== the reference run ==
Design top, start of the top module:
module top(input clk, rst_raw, up, left, right, down, 
           input [15:0]switches, output dp,a,b,c,d,e,f,g, output [3:0]anode,
           output load_done, output reg fsm_done);
    wire [7:0] A, B;     
    wire [3:0] init_ram_addr, fsm_ram_addr, ram_addr;    
    wire [1:0] rf_w_addr;
    wire rf_w_en;
    wire ram_w_en, init_ram_w_en, fsm_ram_w_en;    
    wire [1:0] reg_r_addr1, reg_r_addr2, reg_r_addr3, reg_r_addr4;
    wire [7:0] init_w_ram_data, fsm_w_ram_data, 
               w_ram_data, r_ram_data;   
    wire acc_en, acc_clear;
    wire done;
    wire [3:0] pp0, pp1;  
    wire [1:0] A1, A2, B1, B2;   
    wire [4:0] acc;  
    wire [4:0] C11, C12, C21, C22;   
    wire up_clean, left_clean, rst, right_clean, down_clean;    
    reg load_en;
    reg load_button;     
    reg start_button;    
    reg C11_button, C12_button, C21_button, C22_button;  
    reg display;     
    debouncer udb(.clk(clk), .raw(up), .clean(up_clean)); 
    debouncer ldb(.clk(clk), .raw(left), .clean(left_clean)); 
    debouncer cdb(.clk(clk), .raw(rst_raw), .clean(rst));  
    debouncer rdb(.clk(clk), .raw(right), .clean(right_clean)); 
    debouncer ddb(.clk(clk), .raw(down), .clean(down_clean)); 
    load_RAM init(.clk(clk), 
                  .rst(rst), 
                  .en(load_en), 
                  .button(load_button), 
                  .matrices(switches), 
                  .write_en(init_ram_w_en), 
                  .done(load_done), 
                  .ram_addr(init_ram_addr),
                  .w_ram_data(init_w_ram_data));   
    controller fsm(.clk(clk),
                   .rst(rst),
                   .start(start_button),
                   .acc(acc),
                   .ram_addr(fsm_ram_addr),
                   .rf_w_addr(rf_w_addr),
                   .ram_w_en(fsm_ram_w_en), 
  ...
clock: 3.21 ns
lec_check: 0
abc_area: 0
cap_margin: 35
cell_pad_in_sites_detail_placement: 2
cell_pad_in_sites_global_placement: 1
core_aspect_ratio: 1.5
core_margin: 4
core_utilization: 40
cts_cluster_size: 33
gpl_routability_driven: 1
gpl_timing_driven: 1
min_routing_layer: met2
place_density_lb_addon: 0.04
slew_margin: 20
run.sh (not shown) runs the stock make flow with config.mk's settings and CLKGATE_MAP_FILE=.
Modified inputs, the trial run compared to the reference run
- changing CORE_UTILIZATION from 40 to 64
- removing PLACE_DENSITY_LB_ADDON (formerly 0.04)
- removing CTS_CLUSTER_SIZE (formerly 33)
- changing CORE_MARGIN from 4 to 2
- removing GPL_ROUTABILITY_DRIVEN (formerly 1)
- removing GPL_TIMING_DRIVEN (formerly 1)
- removing CORE_ASPECT_RATIO (formerly 1.5)
- removing MIN_ROUTING_LAYER (formerly met2)
- removing CELL_PAD_IN_SITES_DETAIL_PLACEMENT (formerly 2)
- changing CAP_MARGIN from 35 to 20
- removing ABC_AREA (formerly 0)
- removing CELL_PAD_IN_SITES_GLOBAL_PLACEMENT (formerly 1)
- changing the clock period (ns, I/O delays scaled along) from 3.21 to 4.45
## What came out
Going from the reference run to the trial run, cell area now smaller, via count now smaller.
Between the reference run and the trial run, the post-synthesis net count does not differ in any meaningful way.
Setup slack in the trial run is 0.93 ns above the reference run.

========
top again, from the RTL that the note above started with.
==> flow/config.mk <==
export PLATFORM = sky130hd
export DESIGN_NAME = top
export DESIGN_NICKNAME = top
export VERILOG_FILES = /design/flow/design.v
export SDC_FILE = /design/flow/constraint.sdc
export NUM_CORES = 4
export LEC_CHECK = 0
export ABC_AREA = 1
export CAP_MARGIN = 35
export CELL_PAD_IN_SITES_DETAIL_PLACEMENT = 2
export CELL_PAD_IN_SITES_GLOBAL_PLACEMENT = 1
export CORE_ASPECT_RATIO = 1.5
export CORE_MARGIN = 4
export CORE_UTILIZATION = 40
export CTS_CLUSTER_SIZE = 33
export GPL_ROUTABILITY_DRIVEN = 1
export GPL_TIMING_DRIVEN = 0
export MIN_ROUTING_LAYER = met2
export PLACE_DENSITY_LB_ADDON = 0.04
export SLEW_MARGIN = 20
==> flow/constraint.sdc <==
create_clock -name core_clock -period 3.21 [get_ports {clk}]
set_input_delay 0.6420 -clock core_clock [delete_from_list [all_inputs] [get_ports {clk}]]
set_output_delay 0.6420 -clock core_clock [all_outputs]
set_load 0.01 [all_outputs]
Edit:
- ABC_AREA: 1 -> not set
- CAP_MARGIN: 35 -> 20
- CELL_PAD_IN_SITES_DETAIL_PLACEMENT: 2 -> not set
- CELL_PAD_IN_SITES_GLOBAL_PLACEMENT: 1 -> not set
- CORE_ASPECT_RATIO: 1.5 -> not set
- CORE_MARGIN: 4 -> 2
- CORE_UTILIZATION: 40 -> 72
- CTS_CLUSTER_SIZE: 33 -> 21
- GPL_ROUTABILITY_DRIVEN: 1 -> not set
- GPL_TIMING_DRIVEN: 0 -> not set
- MIN_ROUTING_LAYER: met2 -> not set
- PLACE_DENSITY_LB_ADDON: 0.04 -> not set
- clock period: 3.21 -> 2.43 ns (I/O delays scaled with it)
Effect:
- This time the run completed, yet does not pass: negative setup slack
- register-to-register slack loses 0.33 ns
- cell area rose by 5.9%
- first-iteration DRC count goes down by 52%
- wire length came out lower by 21%
- sequential share of layout area went down by 2.3 points
- worst setup slack degrades by 0.33 ns
- hold slack improved by 0.031 ns
- power came out higher by 31%
- fmax is higher by 18%
Edit:
- CORE_UTILIZATION: 72 -> 40
- CTS_CLUSTER_SIZE: 21 -> not set
- clock period: 2.43 -> 4.46 ns (I/O delays scaled with it)
Result: The new run produced a clean layout. Worst setup slack improves by 1.4 ns. Core utilization drops by 41 points. Power drops by well over a third. Via count drops by roughly a tenth. Clock skew stays flat. Non-clock buffer count drops by 115. Clock power drops by well over a third.
Edit:
- CORE_UTILIZATION: 40 -> 66
- clock period: 4.46 -> 4.33 ns (I/O delays scaled with it)
After rerunning:
- routed wire length barely changes
- die area goes down by 39%
- sequential power goes up by about 3%
- combinational power goes up by about 4%
- clock-buffer cell count goes down by 2
- setup slack got worse by 0.15 ns
- global-route usage goes up by 9.5 points

========
Starting RTL as in the previous note.
make LEC_CHECK=0 ABC_AREA=1 CAP_MARGIN=20 CORE_MARGIN=2 CORE_UTILIZATION=72 CTS_CLUSTER_SIZE=21 PLACE_DENSITY_LB_ADDON=0.16 SETUP_SLACK_MARGIN=0.37 SLEW_MARGIN=20 finish   # period 2.43 ns
Edit:
- ABC_AREA: 1 -> default
- CTS_CLUSTER_SIZE: 21 -> 14
- PLACE_DENSITY_LB_ADDON: 0.16 -> default
- SETUP_SLACK_MARGIN: 0.37 -> 1.5
- clock period: 2.43 -> 6.16 ns (I/O delays scaled with it)
Combinational power drops by well over a third.
Synthesized area is higher by a few percent.
Cell count went down by about a fifth.
Edit:
- CORE_UTILIZATION: 72 -> 36
- CTS_CLUSTER_SIZE: 14 -> default
- SETUP_SLACK_MARGIN: 1.5 -> default
- clock period: 6.16 -> 4.25 ns (I/O delays scaled with it)
Result: The changed run finished clean. Design area grows by 3.6%. Worst setup slack loses 1600 ps. Die size grows by 96%. Total power grows by about 50%.
Edit:
- CORE_UTILIZATION: 36 -> 66
- SETUP_SLACK_MARGIN: default -> 1.5
- clock period: 4.25 -> 6.6 ns (I/O delays scaled with it)
The new run ran to the end with no violations.
Utilization goes up by 33 points.
Routed wire length goes down by 2.1%.
First-iteration DRC count goes up by about 33%.
Die area goes down by about 45%.
Sequential power goes down by about 35%.
Final cell count goes down by 11%.
Setup slack improves by 1900 ps.

========
Starting RTL as in the previous note.
## top
module top(input clk, rst_raw, up, left, right, down, 
           input [15:0]switches, output dp,a,b,c,d,e,f,g, output [3:0]anode,
           output load_done, output reg fsm_done);
Settings: LEC_CHECK=0, ABC_AREA=1, CAP_MARGIN=20, CORE_MARGIN=2, CORE_UTILIZATION=72, CTS_CLUSTER_DIAMETER=224, CTS_CLUSTER_SIZE=14, GPL_ROUTABILITY_DRIVEN=1, HOLD_SLACK_MARGIN=0.29, MIN_ROUTING_LAYER=met1, PLACE_DENSITY_LB_ADDON=0.16, SETUP_SLACK_MARGIN=0.7, SLEW_MARGIN=40; clock period 2.38 ns.
The first run stopped in 5_1_grt.
Rerun with:
GPL_ROUTABILITY_DRIVEN = 0   (was 1)
HOLD_SLACK_MARGIN = default   (was 0.29)
SETUP_SLACK_MARGIN = 0.16   (was 0.7)
clock period = 2.39 ns   (was 2.38 ns; I/O delays follow)
Now the flow went through all stages and came out clean.
Die area is unchanged.
Area after synthesis stays the same.
Synthesized cell count is unchanged.
Rerun with:
HOLD_SLACK_MARGIN = 0.29   (was default)
SETUP_SLACK_MARGIN = 0.31   (was 0.16)
TNS_END_PERCENT = 65   (was default)
=> Fmax hardly moves. Worst setup slack stays flat. Utilization increases by 1.2 points. Cell area rises by about 1.4%. Routed wire length goes up by 8.5%. Final cell count goes up by about 0.7%. Flip-flop count is unchanged.

========
Starting RTL as in the previous note.
Design top, start of the top module:
module top(input clk, rst_raw, up, left, right, down, 
           input [15:0]switches, output dp,a,b,c,d,e,f,g, output [3:0]anode,
           output load_done, output reg fsm_done);
    wire [7:0] A, B;     
    wire [3:0] init_ram_addr, fsm_ram_addr, ram_addr;    
    wire [1:0] rf_w_addr;
    wire rf_w_en;
    wire ram_w_en, init_ram_w_en, fsm_ram_w_en;    
    wire [1:0] reg_r_addr1, reg_r_addr2, reg_r_addr3, reg_r_addr4;
    wire [7:0] init_w_ram_data, fsm_w_ram_data, 
               w_ram_data, r_ram_data;   
    wire acc_en, acc_clear;
    wire done;
    wire [3:0] pp0, pp1;  
    wire [1:0] A1, A2, B1, B2;   
    wire [4:0] acc;  
    wire [4:0] C11, C12, C21, C22;   
    wire up_clean, left_clean, rst, right_clean, down_clean;    
    reg load_en;
    reg load_button;     
    reg start_button;    
    reg C11_button, C12_button, C21_button, C22_button;  
    reg display;     
    debouncer udb(.clk(clk), .raw(up), .clean(up_clean)); 
    debouncer ldb(.clk(clk), .raw(left), .clean(left_clean)); 
    debouncer cdb(.clk(clk), .raw(rst_raw), .clean(rst));  
    debouncer rdb(.clk(clk), .raw(right), .clean(right_clean)); 
    debouncer ddb(.clk(clk), .raw(down), .clean(down_clean)); 
    load_RAM init(.clk(clk), 
                  .rst(rst), 
                  .en(load_en), 
                  .button(load_button), 
                  .matrices(switches), 
                  .write_en(init_ram_w_en), 
                  .done(load_done), 
                  .ram_addr(init_ram_addr),
                  .w_ram_data(init_w_ram_data));   
    controller fsm(.clk(clk),
                   .rst(rst),
                   .start(start_button),
                   .acc(acc),
                   .ram_addr(fsm_ram_addr),
                   .rf_w_addr(rf_w_addr),
                   .ram_w_en(fsm_ram_w_en), 
                   .rf_w_en(rf_w_en), 
  ...
Settings: LEC_CHECK=0, CAP_MARGIN=20, CORE_MARGIN=2, CORE_UTILIZATION=72, CTS_CLUSTER_DIAMETER=224, CTS_CLUSTER_SIZE=14, GPL_ROUTABILITY_DRIVEN=0, MIN_ROUTING_LAYER=met1, PLACE_DENSITY_LB_ADDON=0.16, SLEW_MARGIN=40; clock period 3.05 ns.
The baseline completed with no timing, DRC or antenna violations.
Edit:
Settings changed: ABC_AREA set to 1, HOLD_SLACK_MARGIN set to 0.29, SETUP_SLACK_MARGIN set to 0.62.
Clock period 3.05 ns to 2.39 ns, I/O delays scaled along.
Outcome: Now the flow never finished: it broke off in global routing; die size fell by about 2.2%; synthesized area shrinks by 2.2%; synthesized cell count climbs by 16%.
Edit:
Settings changed: ABC_AREA 1 to unset, HOLD_SLACK_MARGIN 0.29 to unset, SETUP_SLACK_MARGIN 0.62 to unset.
Clock period 2.39 ns to 3.03 ns, I/O delays scaled along.
Outcome:
- The new run completed without violations
- synthesized area goes up by 2.3%
- synthesized cell count fell by about 14%
- die area is higher by about 2.2%
Power and IR drop assume default switching activity.
